==> job 8933: inputs <==
==> flow/design.v <==
module badicecream(input         Clk,                 
                             Reset,               
                             frame_clk,           
                input [10:0]   DrawX, DrawY ,    
				input [15:0]   keycode,				  
               	output logic is_BI	,			 
				output logic [10:0] BI_X, BI_Y,
				input logic up_wall, down_wall , left_wall, right_wall,
				output logic [10:0] BI_X_Pos, BI_Y_Pos,
				output logic [5:0] BI_BlkX_Pos, BI_BlkY_Pos
              );
	enum logic[2:0] { 
					 right=3'b000, 
					 left=3'b001,
					 up=3'b010,
					 down=3'b011,
					 Halted=3'b100} Dir, Dir_in, Dir_delayed, Dir_delayed_in;
    parameter [10:0] BI_X_Corner = 11'd64;   
    parameter [10:0] BI_Y_Corner = 11'd95;   
    parameter [5:0] BI_Blk_X_Corner = 6'd1;   
    parameter [5:0] BI_Blk_Y_Corner = 6'd1;   
    parameter [10:0] BI_X_Step = 10'd1;       
    parameter [10:0] BI_Y_Step = 10'd1;       
    parameter  BI_sizeX = 6'd32;         
	parameter  BI_sizeY = 6'd48;
	logic [5:0] frame_counter, per_frame_counter;   
	logic [5:0] frame_counter_in, per_frame_counter_in;
	logic [5:0] pace_counter, pace_counter_in;
    logic [10:0] BI_X_Motion, BI_Y_Motion;
    logic [10:0] BI_X_Pos_in, BI_X_Motion_in, BI_Y_Pos_in, BI_Y_Motion_in;
	logic [5:0] BI_BlkX_Pos_in, BI_BlkY_Pos_in;
	logic [2:0] health;
	assign health = 3'd1;    
    logic frame_clk_delayed, frame_clk_rising_edge;
   always_ff @ (posedge Clk) 
	begin
        frame_clk_delayed <= frame_clk;
        frame_clk_rising_edge <= (frame_clk == 1'b1) && (frame_clk_delayed == 1'b0);
		if (Reset)
		begin
			frame_counter <= 6'b0;
			per_frame_counter <= 6'b0;
		end
		else
		begin
			frame_counter <= frame_counter_in;
			per_frame_counter <=  per_frame_counter_in;
		end
    end
	always_comb
	begin
		frame_counter_in = frame_counter;
		per_frame_counter_in = per_frame_counter;
		if (frame_clk_rising_edge)    
		begin
		per_frame_counter_in = per_frame_counter+6'b1;
		if((per_frame_counter) == 6'b000111)  
			begin
				per_frame_counter_in=6'b0;
				frame_counter_in = frame_counter+6'b1;
				if((frame_counter ) == 6'b100)  
				begin
					frame_counter_in=6'b0;
				end
			end
		end
	end
    always_ff @ (posedge Clk)
    begin
        if (Reset)
        begin
            BI_X_Pos <= BI_X_Corner;
            BI_Y_Pos <= BI_Y_Corner;
			BI_BlkX_Pos <= BI_Blk_X_Corner;
			BI_BlkY_Pos <= BI_Blk_Y_Corner;
            BI_X_Motion <= 10'd0;
            BI_Y_Motion <= 10'd0;
			pace_counter <= 6'd0;
				Dir <= Halted;
				Dir_delayed <= down;
        end
        else
        begin
			pace_counter <= pace_counter_in;
            BI_X_Pos <= BI_X_Pos_in;
            BI_Y_Pos <= BI_Y_Pos_in;
            BI_X_Motion <= BI_X_Motion_in;
            BI_Y_Motion <= BI_Y_Motion_in;
			BI_BlkX_Pos <= BI_BlkX_Pos_in;
			BI_BlkY_Pos <= BI_BlkY_Pos_in;
			Dir <= Dir_in;
			Dir_delayed <= Dir_delayed_in;
        end
    end
    always_comb
    begin
		pace_counter_in = pace_counter;
        BI_X_Pos_in = BI_X_Pos;
        BI_Y_Pos_in = BI_Y_Pos;
		BI_X_Motion_in = BI_X_Motion;
		BI_Y_Motion_in = BI_Y_Motion;
        BI_BlkX_Pos_in = BI_BlkX_Pos;    
        BI_BlkY_Pos_in = BI_BlkY_Pos;
		Dir_in = Dir;
		Dir_delayed_in = Dir_delayed;
		if(health != 0)
		begin
			if (frame_clk_rising_edge)
			begin
            	BI_X_Pos_in = BI_X_Pos + BI_X_Motion_in;
            	BI_Y_Pos_in = BI_Y_Pos + BI_Y_Motion_in;
				if (Dir == Halted)  
				begin
					if ((keycode[7:0] == 8'd26) || ((keycode[15:8] == 8'd26 )))  
					begin
						Dir_delayed_in = up;
						if(up_wall)
						begin
							BI_Y_Motion_in = 0;
							BI_X_Motion_in = 0;
							Dir_in = Halted;
						end
						else
						begin
							BI_Y_Motion_in = -BI_Y_Step;
							BI_X_Motion_in = 0;
							Dir_in = up;	
						end
					end
					else if (((keycode[7:0] == 8'd4) || keycode[15:8] == 8'd4 ))  
						begin
							Dir_delayed_in = left;
							if (left_wall)			
							begin
								BI_X_Motion_in = 0;
								BI_Y_Motion_in = 0;
								Dir_in = Halted;
							end
							else
							begin
								BI_Y_Motion_in = 0;
								BI_X_Motion_in = -BI_X_Step;
								Dir_in = left;
							end
						end
					else if((keycode[7:0] == 8'd22) || ((keycode[15:8] == 8'd22 )))  
						begin
							Dir_delayed_in = down;
							if (down_wall) 
							begin
								BI_Y_Motion_in = 0;
								BI_X_Motion_in = 0;
							Dir_in = Halted;
							end
							else
							begin
								BI_Y_Motion_in = BI_Y_Step;
								BI_X_Motion_in = 0;
								Dir_in = down;
							end
						end
					else if (((keycode[7:0]) == 8'd7) || ((keycode[15:8]) == 8'd7))  
						begin
							Dir_delayed_in = right;
							if(right_wall) 
							begin
								BI_X_Motion_in = 0;
								BI_Y_Motion_in = 0;
								Dir_in = Halted;
							end
							else
							begin
								BI_Y_Motion_in = 0;
								BI_X_Motion_in = BI_X_Step;
								Dir_in = right;	
							end
						end
					else
						begin              
						end
				end
				else  
				begin
					pace_counter_in = pace_counter + 6'd1;
					if(pace_counter == 6'd31)
					begin
						pace_counter_in = 6'd0;
						case(Dir)
							left:
							begin
								BI_BlkX_Pos_in = BI_BlkX_Pos -1;
							end
							right:
							begin
								BI_BlkX_Pos_in = BI_BlkX_Pos +1;
							end
							up:
							begin
								BI_BlkY_Pos_in = BI_BlkY_Pos -1;
							end
							down:
							begin
								BI_BlkY_Pos_in = BI_BlkY_Pos +1;
							end
							default:
							begin
								BI_BlkY_Pos_in = 0;  
							end
						endcase
						Dir_in = Halted;
						BI_Y_Motion_in = 0;
						BI_X_Motion_in = 0;						
					end
				end
			end
        end
    end
    int DistX, DistY, Size;
    assign DistX = DrawX - BI_X_Pos;
    assign DistY = DrawY - BI_Y_Pos;
    always_comb begin
		   if (DistX < BI_sizeX && DistX >= 0 && DistY<=0 && -DistY < BI_sizeY)
		  begin
        is_BI = 1'b1;
				BI_X = DrawX - BI_X_Pos+({5'b0, frame_counter}*32);
				BI_Y = DrawY - BI_Y_Pos+BI_sizeY-1+ Dir_delayed_in*48;
		  end
        else
		  begin
        is_BI = 1'b0;
				BI_X = 0;
				BI_Y = 0;
        end
    end
endmodule
==> flow/run.sh <==
#!/bin/bash
# the make line also repeats each setting of config.mk as NAME=value (left out here)
make -C /OpenROAD-flow-scripts/flow DESIGN_CONFIG=/design/flow/config.mk WORK_HOME=/design/flow/orfs CLKGATE_MAP_FILE= finish
==> flow/config.mk <==
export PLATFORM = sky130hd
export DESIGN_NAME = badicecream
export DESIGN_NICKNAME = badicecream
export VERILOG_FILES = /design/flow/design.v
export SDC_FILE = /design/flow/constraint.sdc
export NUM_CORES = 4
export LEC_CHECK = 0
export CAP_MARGIN = 20
export CORE_MARGIN = 2
export CORE_UTILIZATION = 64
export SETUP_SLACK_MARGIN = -0.49
export SLEW_MARGIN = 20
==> flow/constraint.sdc <==
create_clock -name core_clock -period 6.6 [get_ports {Clk}]
set_input_delay 1.3200 -clock core_clock [delete_from_list [all_inputs] [get_ports {Clk}]]
set_output_delay 1.3200 -clock core_clock [all_outputs]
set_load 0.01 [all_outputs]
==> job 1483: changes against job 8933 <==
Settings changed: CORE_UTILIZATION 64 to 70, CTS_CLUSTER_DIAMETER from default to 40, CTS_CLUSTER_SIZE from default to 32, SETUP_SLACK_MARGIN -0.49 to 1.98.
==> flow/constraint.sdc (replaced) <==
create_clock -name core_clock -period 7.16 [get_ports {Clk}]
set_input_delay 1.4320 -clock core_clock [delete_from_list [all_inputs] [get_ports {Clk}]]
set_output_delay 1.4320 -clock core_clock [all_outputs]
set_load 0.01 [all_outputs]
==> job 5523: changes against job 8933 <==
Settings changed: CORE_UTILIZATION 64 to 40, SETUP_SLACK_MARGIN -0.49 to 0.2.
==> flow/constraint.sdc (replaced) <==
create_clock -name core_clock -period 7.72 [get_ports {Clk}]
set_input_delay 1.5440 -clock core_clock [delete_from_list [all_inputs] [get_ports {Clk}]]
set_output_delay 1.5440 -clock core_clock [all_outputs]
set_load 0.01 [all_outputs]
==> job 9417: changes against job 8933 <==
Settings changed: CORE_UTILIZATION 64 to 70, CTS_CLUSTER_DIAMETER from default to 37, CTS_CLUSTER_SIZE from default to 22, SETUP_SLACK_MARGIN -0.49 to 2.16.
==> flow/constraint.sdc (replaced) <==
create_clock -name core_clock -period 8.01 [get_ports {Clk}]
set_input_delay 1.6020 -clock core_clock [delete_from_list [all_inputs] [get_ports {Clk}]]
set_output_delay 1.6020 -clock core_clock [all_outputs]
set_load 0.01 [all_outputs]
==> notes <==
- Job 1483 aborted during clock tree synthesis (4_1_cts), error DPL-0033. Job 5523 passed the timing, design-rule and antenna checks. Job 9417 failed in global routing (5_1_grt). Job 8933 reached the layout checks and failed them: negative setup slack.
- Synthesized area is the same in job 1483 and job 5523.
- Power: job 8933 is higher than job 5523 (about 12%).
- Core utilization: job 8933 is higher than job 5523 (32 points).
- In job 5523 the count of clock-buffer cells in the layout is higher than in job 8933, by 1.
- First-iteration DRC count: job 8933 is lower than job 5523 (10%).
- Against job 5523, the via count of job 8933 is larger by about 11%.
- Clock skew: job 8933 is higher than job 5523 (8.0 ps).
- Of job 8933 and job 5523, job 5523 has the higher die size (gap about 36%, measured against job 5523).
- Against job 8933, the non-clock buffer count of job 5523 is lower by 22.
- Sequential cell count is the same in job 8933 and job 5523.

==> inputs of run R <==
RTL: the design.v shown in full above, as it stands there.
make LEC_CHECK=0 CAP_MARGIN=20 CORE_MARGIN=2 CORE_UTILIZATION=12 SETUP_SLACK_MARGIN=0.2 SLEW_MARGIN=20 finish   # period 8.45 ns
run.sh (not shown) runs the stock make flow with config.mk's settings and CLKGATE_MAP_FILE=.
==> inputs of run A, as changes to run R <==
Settings changed: CORE_UTILIZATION 12 to 64, SETUP_SLACK_MARGIN 0.2 to not set.
==> flow/constraint.sdc (replaced) <==
create_clock -name core_clock -period 5.69 [get_ports {Clk}]
set_input_delay 1.1380 -clock core_clock [delete_from_list [all_inputs] [get_ports {Clk}]]
set_output_delay 1.1380 -clock core_clock [all_outputs]
set_load 0.01 [all_outputs]
==> inputs of run B, as changes to run R <==
Settings changed: ABC_AREA set to 1, CORE_UTILIZATION 12 to 59, CTS_CLUSTER_DIAMETER set to 371, CTS_CLUSTER_SIZE set to 100.
==> flow/constraint.sdc (replaced) <==
create_clock -name core_clock -period 4.35 [get_ports {Clk}]
set_input_delay 0.8700 -clock core_clock [delete_from_list [all_inputs] [get_ports {Clk}]]
set_output_delay 0.8700 -clock core_clock [all_outputs]
set_load 0.01 [all_outputs]
==> metrics.csv <==
metric,value,unit
outcome,failed layout checks,
violatedChecks,setup timing,
synth_seq_share,21.3,%
clk_share,1.86,%
clkTransAtPathRegs,80,ps
placedCellCount,1289,
cp_num_buf_inv,9,
hpwl,14000,µm
setup_violations,25,
die_area,11700,µm²
clkPwrFrac,27.2,%
fin_ws,-1420,ps
(the above is from run B)
==> metrics.csv <==
metric,value,unit
ys_types,64,
gp_congestion,0.928,
rows,35,
htreeDepth,3,
syn_area_per_cell,8.22,µm²
xor_share,9.76,%
fp_util,65.6,%
hpwl,13500,µm
ys_ff,68,
synth_adder_area_share,19.6,%
stop_stage,global routing (5_1_grt),
synth_top_area_share,22.7,%
placedCellCount,1028,
die_h,101,µm
outcome,stopped before the end,
die_area,10200,µm²
synth_seq_share,22.7,%
(the above is from run A)
==> metrics.csv <==
metric,value,unit
placedCellCount,1516,
synth_seq_share,22.7,%
clkTransAtPathRegs,60,ps
nClkBuffers,9,
fin_ws,403,ps
report.final.slew_viol_count,0,
clk_share,3.59,%
cp_num_buf_inv,5,
p_comb,0.252,mW
htreeDepth,3,
setup_violations,0,
worst_slew_pin_slew,625,ps
die_area,51800,µm²
clkPwrFrac,40.5,%
cp.arrival,6360,ps
seqCellArea,1360,µm²
cp_common_cell,or4_4,
comb_area,4460,µm²
drt-total-wl,19100,µm
outcome,"complete, no violations",
critical_path.top_delay_family,simple AND/OR/NAND/NOR gates,
(the above is from run R)
Power figures rest on the tool's default switching activity, not on a simulated workload.
